==> inputs of v15 <==
==> flow/design.v <==
`timescale 1ns/100ps
module cordic_stage(clk, x_i, y_i, z_i, x_o, y_o, z_o, arctan);
  parameter z_width = 12; 
  parameter iter_width = 17;  	 
  parameter i=0;  		 
  input signed [z_width:0] arctan;
  input clk;
  input signed [iter_width:0] x_i, y_i;
  input signed [z_width:0] z_i;
  output [iter_width:0] x_o, y_o;
  output [z_width:0] z_o;
  reg d;
  reg signed [iter_width:0] x_o, x_next;
  reg signed [iter_width:0] y_o, y_next;
  reg signed [z_width:0] z_o, z_next;
  always @ (posedge clk)
    begin
      x_o <= x_next;
      y_o <= y_next;
      z_o <= z_next; 
    end
  always @(*)
    begin    
      d = (z_i[11] == 0) ? 0 : 1;
      if(d == 0) begin
        x_next = x_i - (y_i >>> i);
        y_next = y_i + (x_i >>> i);
        z_next = z_i - arctan;
      end
      else begin
        x_next = x_i + (y_i >>> i);
        y_next = y_i - (x_i >>> i);
        z_next = z_i + arctan;
      end
  end
endmodule
`timescale 1ns/100ps
module cordic_pipelined(clk, z0, xn, yn);
  parameter z_width = 12; 
  parameter iter_width = 17;   
  input clk;
  input signed [z_width:0] z0;
  output reg signed [iter_width:0] xn, yn;
  parameter N = 10;  
  reg [(N-1):0] d;
  wire signed [iter_width:0] x [N:0];
  wire signed [iter_width:0] y [N:0];
  wire signed [z_width:0] z [N:0];
  reg signed [z_width:0] z_start;
  assign x[0] = 'b01_0011_0110_1110_1001;   
  assign y[0] = 0;
  assign z[0] = z_start;
  reg [(N-1):0] flip;
  wire flip_in;
  assign flip_in = ((z0[z_width]==1) && (z0 < 'h1A60)) || 
   	((z0[z_width]==0) && (z0 > 'h05A0));    
  always @ (posedge clk)
    flip <= {flip[(N-2):0], flip_in};
  always @ (flip, x[N], y[N]) begin
    if (flip[N-1]) begin    
  	xn = ~( x[N]-1 );  
	yn = ~( y[N]-1 );  
    end
    else begin		 
	xn = x[N];	 
	yn = y[N];	 
    end
  end
  always @ (z0) begin
    if (((z0[z_width]==1) && (z0 < 'h1A60)) || 
   	((z0[z_width]==0) && (z0 > 'h05A0))) begin    
	if (z0[z_width] == 1) begin 			 
	    z_start = z0 + 'hB40; 	   
	end
	else begin
	    z_start = z0 - 'hB40;	   
	end
    end
    else begin
	z_start = z0; 
    end
  end
  wire signed [z_width:0] arctan [(N-1):0];
  assign arctan[0] = 'b0_0010_1101_0000;  
  assign arctan[1] = 'b0_0001_1010_1001;  
  assign arctan[2] = 'b0_0000_1110_0000;  
  assign arctan[3] = 'b0_0000_0111_0010;  
  assign arctan[4] = 'b0_0000_0011_1001;  
  assign arctan[5] = 'b0_0000_0001_1100;  
  assign arctan[6] = 'b0_0000_0000_1110;  
  assign arctan[7] = 'b0_0000_0000_0111;  
  assign arctan[8] = 'b0_0000_0000_0011;  
  assign arctan[9] = 'b0_0000_0000_0001;  
  genvar i;
  generate
    for(i=0; i<N; i=i+1)
      begin: stage_generate
        cordic_stage #(.i(i)) stage_i
        (
          .clk(clk), 
          .x_i(x[i]), .x_o(x[i+1]), 
          .y_i(y[i]), .y_o(y[i+1]), 
          .z_i(z[i]), .z_o(z[i+1]),
          .arctan(arctan[i])
        );
      end
  endgenerate
endmodule
==> flow/run.sh <==
#!/bin/bash
# the make line also repeats each setting of config.mk as NAME=value (left out here)
make -C /OpenROAD-flow-scripts/flow DESIGN_CONFIG=/design/flow/config.mk WORK_HOME=/design/flow/orfs CLKGATE_MAP_FILE= finish
==> flow/config.mk <==
export PLATFORM = sky130hd
export DESIGN_NAME = cordic_pipelined
export DESIGN_NICKNAME = cordic_pipelined
export VERILOG_FILES = /design/flow/design.v
export SDC_FILE = /design/flow/constraint.sdc
export NUM_CORES = 4
export LEC_CHECK = 0
export CAP_MARGIN = 40
export CELL_PAD_IN_SITES_DETAIL_PLACEMENT = 0
export CORE_MARGIN = 3
export CORE_UTILIZATION = 72
export CTS_CLUSTER_SIZE = 19
export GPL_ROUTABILITY_DRIVEN = 1
export MIN_ROUTING_LAYER = met1
export PLACE_DENSITY_LB_ADDON = 0.28
export SETUP_SLACK_MARGIN = 0.53
export SLEW_MARGIN = 20
==> flow/constraint.sdc <==
create_clock -name core_clock -period 3.75 [get_ports {clk}]
set_input_delay 0.7500 -clock core_clock [delete_from_list [all_inputs] [get_ports {clk}]]
set_output_delay 0.7500 -clock core_clock [all_outputs]
set_load 0.01 [all_outputs]
==> v5 (differences from v15) <==
CAP_MARGIN = 20   (was 40)
CELL_PAD_IN_SITES_DETAIL_PLACEMENT = unset   (was 0)
CORE_MARGIN = 2   (was 3)
CORE_UTILIZATION = 70   (was 72)
CTS_CLUSTER_SIZE = 36   (was 19)
GPL_ROUTABILITY_DRIVEN = unset   (was 1)
MIN_ROUTING_LAYER = unset   (was met1)
PLACE_DENSITY_LB_ADDON = unset   (was 0.28)
SETUP_SLACK_MARGIN = unset   (was 0.53)
==> flow/constraint.sdc (replaced) <==
create_clock -name core_clock -period 3.62 [get_ports {clk}]
set_input_delay 0.7240 -clock core_clock [delete_from_list [all_inputs] [get_ports {clk}]]
set_output_delay 0.7240 -clock core_clock [all_outputs]
set_load 0.01 [all_outputs]
==> results.cfg <==
; yosys + openroad results
[status]
status = timing/DRC/antenna clean

[worst_setup_path]
ff2ff_path_depth = 15
cp_cell_sequence = inv_1 -> nand2_1 -> or4_1 -> or2_4 -> or3_4 -> o31ai_2 -> xnor2_1 -> dlygate4sd2_1
reg2reg_slack_ns = 0.16
crit_end = yn[15]
crit_path_end_kind = primary output
slowest_delay_ns = 0.43

[layout]
seq_share = 0.263
final_cells = 3958
fill_cells = 2751

[place]
pre_cts_ws_ns = -0.337
place_inst = 3867
place_congestion = 0.930

[floorplanning]
n_tap_cell = 532
die_h_um = 207

[clocking]
clk_latency_ns = 0.60

[final_timing]
max_freq_mhz = 288
tightestPinTransition_ns = 0.665

[routing]
drt-pass1-iter-count = 5
That was v5.
==> results.cfg <==
; yosys + openroad results
[status]
status = timing/DRC/antenna clean

[routing]
drt-pass1-iter-count = 8

[worst_setup_path]
crit_path_end_kind = flop
cp_cell_sequence = nor4_4 -> nor4b_4 -> buf_4 -> a31oi_4 -> xor2_1 -> ha_1 -> and4_1 -> and2_4 -> nand3_2 -> o21ai_2 -> or4_4 -> a31o_1 -> a21oi_2 -> xnor3_1
slowest_delay_ns = 0.44

[place]
pre_cts_ws_ns = -0.0482
place_congestion = 0.932
place_inst = 3810

[layout]
fill_cells = 1439
seq_share = 0.244

[final_timing]
tightestPinTransition_ns = 0.760
That was v15.
